==> flow/design.v <==
module datapath (
    part,
    clock,
    value,
    positive,
    reset,
    counter,
    result
);
    input part;
    input clock;
    input [15:0] value;
    input positive;
    input reset;
    output [15:0] counter;
    output [15:0] result;
    wire [15:0] _65 = 16'b0000000000000000;
    wire [15:0] _64 = 16'b0000000000000000;
    wire _102;
    wire _100;
    wire _101;
    wire _103;
    wire [15:0] _104;
    wire _96;
    wire _92;
    wire _93;
    wire _90;
    wire _91;
    wire _94;
    wire _95;
    wire _97;
    wire [15:0] _98;
    wire _86;
    wire _84;
    wire _81;
    wire _82;
    wire _79;
    wire _80;
    wire _83;
    wire _85;
    wire _87;
    wire [15:0] _88;
    wire [41:0] _73 = 42'b000000000000000000000010100011110101110001;
    wire [25:0] _71 = 26'b00000000000000000000000000;
    wire [41:0] _72;
    wire [83:0] _74;
    wire [57:0] _75;
    wire [25:0] _70 = 26'b00000000000000000000000000;
    wire [83:0] _76;
    wire [15:0] _77;
    wire [15:0] _78;
    wire [15:0] _89;
    wire [15:0] _99;
    wire [15:0] _105;
    wire [15:0] _67 = 16'b0000000000000001;
    wire [15:0] _68;
    wire [15:0] _62 = 16'b0000000000000000;
    wire [15:0] _58 = 16'b0000000001100100;
    wire [41:0] _53 = 42'b000000000000000000000010100011110101110001;
    wire [25:0] _51 = 26'b00000000000000000000000000;
    wire [41:0] _52;
    wire [83:0] _54;
    wire [57:0] _55;
    wire [25:0] _50 = 26'b00000000000000000000000000;
    wire [83:0] _56;
    wire [15:0] _57;
    wire [31:0] _59;
    wire [15:0] _60;
    wire [15:0] _48 = 16'b0000000000110010;
    wire [15:0] _44 = 16'b0000000001100100;
    wire [41:0] _39 = 42'b000000000000000000000010100011110101110001;
    wire [25:0] _37 = 26'b00000000000000000000000000;
    wire [41:0] _38;
    wire [83:0] _40;
    wire [57:0] _41;
    wire [25:0] _36 = 26'b00000000000000000000000000;
    wire [83:0] _42;
    wire [15:0] _43;
    wire [31:0] _45;
    wire [15:0] _46;
    wire [15:0] _34;
    wire [15:0] _29 = 16'b0000000001100100;
    wire [41:0] _24 = 42'b000000000000000000000010100011110101110001;
    wire [25:0] _22 = 26'b00000000000000000000000000;
    wire [41:0] _23;
    wire [83:0] _25;
    wire [57:0] _26;
    wire [25:0] _21 = 26'b00000000000000000000000000;
    wire [83:0] _27;
    wire [15:0] _28;
    wire [31:0] _30;
    wire [15:0] _31;
    wire [15:0] _32;
    wire [15:0] _19 = 16'b0000000001100100;
    wire [15:0] _20;
    wire [15:0] _33;
    wire [15:0] _35;
    wire [15:0] _47;
    wire [15:0] _49;
    wire [15:0] _61;
    wire _63;
    wire [15:0] _69;
    wire _2;
    wire [15:0] _106;
    wire [15:0] _107;
    wire [15:0] _3;
    reg [15:0] _66;
    wire vdd = 1'b1;
    wire [15:0] _16 = 16'b0000000000000000;
    wire [15:0] _15 = 16'b0000000000000000;
    wire _6;
    wire [15:0] _137 = 16'b0000000000110010;
    wire [15:0] _133 = 16'b0000000001100100;
    wire [41:0] _128 = 42'b000000000000000000000010100011110101110001;
    wire [25:0] _126 = 26'b00000000000000000000000000;
    wire [41:0] _127;
    wire [83:0] _129;
    wire [57:0] _130;
    wire [25:0] _125 = 26'b00000000000000000000000000;
    wire [83:0] _131;
    wire [15:0] _132;
    wire [31:0] _134;
    wire [15:0] _135;
    wire [15:0] _123;
    wire [15:0] _118 = 16'b0000000001100100;
    wire [41:0] _113 = 42'b000000000000000000000010100011110101110001;
    wire [25:0] _111 = 26'b00000000000000000000000000;
    wire [41:0] _112;
    wire [83:0] _114;
    wire [57:0] _115;
    wire [25:0] _110 = 26'b00000000000000000000000000;
    wire [83:0] _116;
    wire [15:0] _117;
    wire [31:0] _119;
    wire [15:0] _120;
    wire [15:0] _8;
    wire [15:0] _121;
    wire [15:0] _108 = 16'b0000000001100100;
    wire [15:0] _109;
    wire [15:0] _122;
    wire _10;
    wire [15:0] _124;
    wire [15:0] _136;
    wire _12;
    wire [15:0] _138;
    wire [15:0] _13;
    reg [15:0] _18;
    assign _102 = _49 == _62;
    assign _100 = _18 == _62;
    assign _101 = ~ _100;
    assign _103 = _101 & _102;
    assign _104 = _103 ? _67 : _62;
    assign _96 = _49 < _18;
    assign _92 = _49 == _62;
    assign _93 = ~ _92;
    assign _90 = _18 == _62;
    assign _91 = ~ _90;
    assign _94 = _91 & _93;
    assign _95 = _94 & _10;
    assign _97 = _95 & _96;
    assign _98 = _97 ? _67 : _62;
    assign _86 = _18 < _49;
    assign _84 = ~ _10;
    assign _81 = _49 == _62;
    assign _82 = ~ _81;
    assign _79 = _18 == _62;
    assign _80 = ~ _79;
    assign _83 = _80 & _82;
    assign _85 = _83 & _84;
    assign _87 = _85 & _86;
    assign _88 = _87 ? _67 : _62;
    assign _72 = { _71, _8 };
    assign _74 = _72 * _73;
    assign _75 = _74[83:26];
    assign _76 = { _70, _75 };
    assign _77 = _76[15:0];
    assign _78 = _66 + _77;
    assign _89 = _78 + _88;
    assign _99 = _89 + _98;
    assign _105 = _99 + _104;
    assign _68 = _66 + _67;
    assign _52 = { _51, _49 };
    assign _54 = _52 * _53;
    assign _55 = _54[83:26];
    assign _56 = { _50, _55 };
    assign _57 = _56[15:0];
    assign _59 = _57 * _58;
    assign _60 = _59[15:0];
    assign _38 = { _37, _35 };
    assign _40 = _38 * _39;
    assign _41 = _40[83:26];
    assign _42 = { _36, _41 };
    assign _43 = _42[15:0];
    assign _45 = _43 * _44;
    assign _46 = _45[15:0];
    assign _34 = _18 + _32;
    assign _23 = { _22, _8 };
    assign _25 = _23 * _24;
    assign _26 = _25[83:26];
    assign _27 = { _21, _26 };
    assign _28 = _27[15:0];
    assign _30 = _28 * _29;
    assign _31 = _30[15:0];
    assign _32 = _8 - _31;
    assign _20 = _18 + _19;
    assign _33 = _20 - _32;
    assign _35 = _10 ? _34 : _33;
    assign _47 = _35 - _46;
    assign _49 = _12 ? _48 : _47;
    assign _61 = _49 - _60;
    assign _63 = _61 == _62;
    assign _69 = _63 ? _68 : _66;
    assign _2 = part;
    assign _106 = _2 ? _105 : _69;
    assign _107 = _12 ? _62 : _106;
    assign _3 = _107;
    always @(posedge _6) begin
        _66 <= _3;
    end
    assign _6 = clock;
    assign _127 = { _126, _124 };
    assign _129 = _127 * _128;
    assign _130 = _129[83:26];
    assign _131 = { _125, _130 };
    assign _132 = _131[15:0];
    assign _134 = _132 * _133;
    assign _135 = _134[15:0];
    assign _123 = _18 + _121;
    assign _112 = { _111, _8 };
    assign _114 = _112 * _113;
    assign _115 = _114[83:26];
    assign _116 = { _110, _115 };
    assign _117 = _116[15:0];
    assign _119 = _117 * _118;
    assign _120 = _119[15:0];
    assign _8 = value;
    assign _121 = _8 - _120;
    assign _109 = _18 + _108;
    assign _122 = _109 - _121;
    assign _10 = positive;
    assign _124 = _10 ? _123 : _122;
    assign _136 = _124 - _135;
    assign _12 = reset;
    assign _138 = _12 ? _137 : _136;
    assign _13 = _138;
    always @(posedge _6) begin
        _18 <= _13;
    end
    assign counter = _18;
    assign result = _66;
endmodule
clock: 23.9 ns
lec_check: 0
abc_area: 1
cap_margin: 20
core_margin: 2
core_utilization: 68
cts_cluster_diameter: 381
cts_cluster_size: 39
hold_slack_margin: 0.3
place_density: 0.66
setup_slack_margin: 4.78
slew_margin: 0
tns_end_percent: 10
run.sh (not shown) runs the stock make flow with config.mk's settings and CLKGATE_MAP_FILE=.
The baseline ran to the end with violations: setup timing.
Change:
Settings changed: ABC_AREA 1 to default, CORE_UTILIZATION 68 to 10, CTS_CLUSTER_DIAMETER 381 to default, CTS_CLUSTER_SIZE 39 to default, HOLD_SLACK_MARGIN 0.3 to default, PLACE_DENSITY 0.66 to default, SETUP_SLACK_MARGIN 4.78 to default, SLEW_MARGIN 0 to 20, TNS_END_PERCENT 10 to default.
Clock period 23.9 ns to 58.6 ns, I/O delays scaled along.
Outcome: With this change the flow ran to the end with no violations. Via count fell by 33%. Die size rose to 6.3 times its value. Non-clock buffer count fell by 669. Global-route usage fell by 39 points. Cell count rose by 36%.
Change:
Settings changed: CELL_PAD_IN_SITES_DETAIL_PLACEMENT from default to 1, CORE_ASPECT_RATIO from default to 1.26, CORE_UTILIZATION 10 to 31.
Clock period 58.6 ns to 41.2 ns, I/O delays scaled along.
What happened: The new run produced a clean layout; final area falls by a few percent; worst setup slack gets worse by 11 ns; final cell count falls by a quarter to a third; wire length rises by a few percent; utilization rises by 23 points; area after synthesis stays the same; register-to-register slack gets worse by 16 ns; flip-flop count stays the same.
Change:
Settings changed: CELL_PAD_IN_SITES_DETAIL_PLACEMENT 1 to default, CORE_ASPECT_RATIO 1.26 to default, CORE_UTILIZATION 31 to 40.
Clock period 41.2 ns to 35.4 ns, I/O delays scaled along.
=> With this change the flow produced a layout that fails on setup timing; cell area grows by 16%; via count rises by 7.2%; final cell count went up by 7.4%.
Change:
Settings changed: ABC_AREA from default to 1, CORE_UTILIZATION 40 to 71, CTS_CLUSTER_DIAMETER from default to 223.
Clock period 35.4 ns to 34.3 ns, I/O delays scaled along.
=>
- The new run finished with timing, DRC and antenna clean
- utilization went up by 28 points
- area after synthesis rose by a few percent
- die size goes down by well over a third
- worst setup slack improves by 2.1 ns
- final area goes down by a little under a tenth
- register-to-register slack improved by 1.2 ns
- routed wire length hardly moves
- global-route usage is higher by 13 points
- first-iteration DRC count grows by well over a third
